==> job 7044 <==
Design alu, start of the top module:
module alu(
		input  FPUCLK,
		input  [31:0] A, B,
		input  [2:0]  CTRL,
		output reg [31:0] OUT
	);
Settings: LEC_CHECK=0, CAP_MARGIN=20, CORE_MARGIN=2, CORE_UTILIZATION=57, CTS_CLUSTER_SIZE=62, SETUP_SLACK_MARGIN=0.74, SLEW_MARGIN=20, TNS_END_PERCENT=5; clock period 2.95 ns.
run.sh (not shown) runs the stock make flow with config.mk's settings and CLKGATE_MAP_FILE=.
==> job 8942: changes against job 7044 <==
--- a/flow/config.mk
+++ b/flow/config.mk
@@ -8,7 +8,7 @@
 export CAP_MARGIN = 20
 export CORE_MARGIN = 2
-export CORE_UTILIZATION = 57
-export CTS_CLUSTER_SIZE = 62
-export SETUP_SLACK_MARGIN = 0.74
+export CORE_UTILIZATION = 71
+export CTS_CLUSTER_DIAMETER = 188
+export CTS_CLUSTER_SIZE = 17
+export SETUP_SLACK_MARGIN = 1.34
 export SLEW_MARGIN = 20
-export TNS_END_PERCENT = 5
==> flow/constraint.sdc (replaced) <==
create_clock -name core_clock -period 5.15 [get_ports {FPUCLK}]
set_input_delay 1.0300 -clock core_clock [delete_from_list [all_inputs] [get_ports {FPUCLK}]]
set_output_delay 1.0300 -clock core_clock [all_outputs]
set_load 0.01 [all_outputs]
==> results <==
- Job 8942 never finished: it broke off in global routing (5_1_grt) (GRT-0232). Job 7044 finished but fails on setup timing.
- Area after synthesis is the same in job 7044 and job 8942.
- In synthesized cell count, job 7044 and job 8942 do not differ.
- Of job 7044 and job 8942, job 7044 has the higher die size (gap about 24%, measured against job 8942).

* * *

==> run a: inputs <==
alu again, from the RTL that the note above started with.
==> flow/config.mk <==
export PLATFORM = sky130hd
export DESIGN_NAME = alu
export DESIGN_NICKNAME = alu
export VERILOG_FILES = /design/flow/design.v
export SDC_FILE = /design/flow/constraint.sdc
export NUM_CORES = 4
export LEC_CHECK = 0
export CAP_MARGIN = 20
export CELL_PAD_IN_SITES_DETAIL_PLACEMENT = 0
export CELL_PAD_IN_SITES_GLOBAL_PLACEMENT = 0
export CORE_MARGIN = 2
export CORE_UTILIZATION = 72
export CTS_CLUSTER_DIAMETER = 386
export CTS_CLUSTER_SIZE = 17
export GPL_ROUTABILITY_DRIVEN = 1
export GPL_TIMING_DRIVEN = 1
export MIN_ROUTING_LAYER = met1
export PLACE_DENSITY = 0.78
export SLEW_MARGIN = 10
==> flow/constraint.sdc <==
create_clock -name core_clock -period 5.14 [get_ports {FPUCLK}]
set_input_delay 1.0280 -clock core_clock [delete_from_list [all_inputs] [get_ports {FPUCLK}]]
set_output_delay 1.0280 -clock core_clock [all_outputs]
set_load 0.01 [all_outputs]
==> run b: changes against run a <==
CELL_PAD_IN_SITES_DETAIL_PLACEMENT = default   (was 0)
CELL_PAD_IN_SITES_GLOBAL_PLACEMENT = default   (was 0)
CORE_UTILIZATION = 62   (was 72)
CTS_CLUSTER_DIAMETER = default   (was 386)
CTS_CLUSTER_SIZE = default   (was 17)
GPL_ROUTABILITY_DRIVEN = default   (was 1)
GPL_TIMING_DRIVEN = default   (was 1)
MIN_ROUTING_LAYER = default   (was met1)
PLACE_DENSITY = default   (was 0.78)
SETUP_SLACK_MARGIN = 0.38   (was default)
SLEW_MARGIN = 20   (was 10)
TNS_END_PERCENT = 5   (was default)
==> flow/constraint.sdc (replaced) <==
create_clock -name core_clock -period 1.26 [get_ports {FPUCLK}]
set_input_delay 0.2520 -clock core_clock [delete_from_list [all_inputs] [get_ports {FPUCLK}]]
set_output_delay 0.2520 -clock core_clock [all_outputs]
set_load 0.01 [all_outputs]
==> run c: changes against run a <==
CELL_PAD_IN_SITES_DETAIL_PLACEMENT = 2   (was 0)
CELL_PAD_IN_SITES_GLOBAL_PLACEMENT = default   (was 0)
CORE_UTILIZATION = 40   (was 72)
CTS_CLUSTER_DIAMETER = default   (was 386)
CTS_CLUSTER_SIZE = 73   (was 17)
GPL_ROUTABILITY_DRIVEN = default   (was 1)
GPL_TIMING_DRIVEN = default   (was 1)
HOLD_SLACK_MARGIN = -0.07   (was default)
MIN_ROUTING_LAYER = default   (was met1)
PLACE_DENSITY = default   (was 0.78)
PLACE_DENSITY_LB_ADDON = 0.13   (was default)
SETUP_SLACK_MARGIN = -0.47   (was default)
SLEW_MARGIN = 20   (was 10)
==> flow/constraint.sdc (replaced) <==
create_clock -name core_clock -period 5.5 [get_ports {FPUCLK}]
set_input_delay 1.1000 -clock core_clock [delete_from_list [all_inputs] [get_ports {FPUCLK}]]
set_output_delay 1.1000 -clock core_clock [all_outputs]
set_load 0.01 [all_outputs]
==> run d: changes against run a <==
CELL_PAD_IN_SITES_DETAIL_PLACEMENT = default   (was 0)
CELL_PAD_IN_SITES_GLOBAL_PLACEMENT = default   (was 0)
CTS_CLUSTER_DIAMETER = default   (was 386)
CTS_CLUSTER_SIZE = default   (was 17)
GPL_ROUTABILITY_DRIVEN = default   (was 1)
GPL_TIMING_DRIVEN = default   (was 1)
MIN_ROUTING_LAYER = default   (was met1)
PLACE_DENSITY = default   (was 0.78)
SLEW_MARGIN = 20   (was 10)
TNS_END_PERCENT = 5   (was default)
==> flow/constraint.sdc (replaced) <==
create_clock -name core_clock -period 1.26 [get_ports {FPUCLK}]
set_input_delay 0.2520 -clock core_clock [delete_from_list [all_inputs] [get_ports {FPUCLK}]]
set_output_delay 0.2520 -clock core_clock [all_outputs]
set_load 0.01 [all_outputs]
==> notes <==
- Run b never finished: it broke off in global routing, error GRT-0232. Run d did not get past clock tree synthesis on DPL-0038. Run a completed and failed the layout checks on negative setup slack. Run c ran to the end with violations: negative setup slack.
- In area after synthesis, run b and run a do not differ.
- Against run c, the combinational power of run a is higher by 13%.
- Final cell count: run c is larger than run a (about 11%).
- In run c the routed wire length is higher than in run a, by 7.5%.
- In run a the clock power is lower than in run c, by 21%.
- Against run a, the sequential power of run c is smaller by about 6%.
- Of run a and run c, run a has the higher first-iteration DRC count (gap about 100%, measured against run c).
- Sequential share of layout area is about the same in run c and run a.
==> figures <==
| quantity | run d | run a | run b | run c |
|---|---|---|---|---|
| Run status | aborted with a tool error | complete, but fails checks | aborted with a tool error | complete, but fails checks |
| Last stage reached | clock tree synthesis | - | global routing | - |
| Reasons for failing layout checks | - | negative setup slack | - | negative setup slack |
| Worst hold path cell count | - | 0 | - | 0 |
| Chip Area | 21100 um^2 | 21100 um^2 | 24400 um^2 | 37500 um^2 |
| Total Routed Length | - | 48.3 mm | - | 52.0 mm |
| Area of the multi-input gates | - | 7960 um^2 | - | 7650 um^2 |
| Clock-pin slew on the worst setup and hold paths | - | 0.08 ns | - | 0.06 ns |
| Portion of total power attributed to sequential cells | - | 31.1% | - | 30.6% |
| Fraction of area in clock buffers and inverters | - | 2.59% | - | 4.31% |
| Cell class ranked first by area | - | combinational gates | - | combinational gates |
| Post-route core utilization | - | 87.2% | - | 48.0% |
| Number of multi-input combinational cells | - | 1100 | - | 1099 |
| Worst hold path class | - | reg2reg | - | reg2reg |
| Highest clock frequency the design can meet | - | 189 MHz | - | 175 MHz |
| Data arrival time of the critical path | - | 5.51 ns | - | 6.03 ns |
| Transition time at the pin with the least slew margin | - | 1.12 ns | - | 0.953 ns |
| Final #Nets | - | 1699 | - | 1686 |
| Critical path's slowest cell | - | edfxtp_1 | - | fa_1 |
| Main power-consuming group | - | combinational logic | - | combinational logic |
Power and IR drop assume default switching activity.
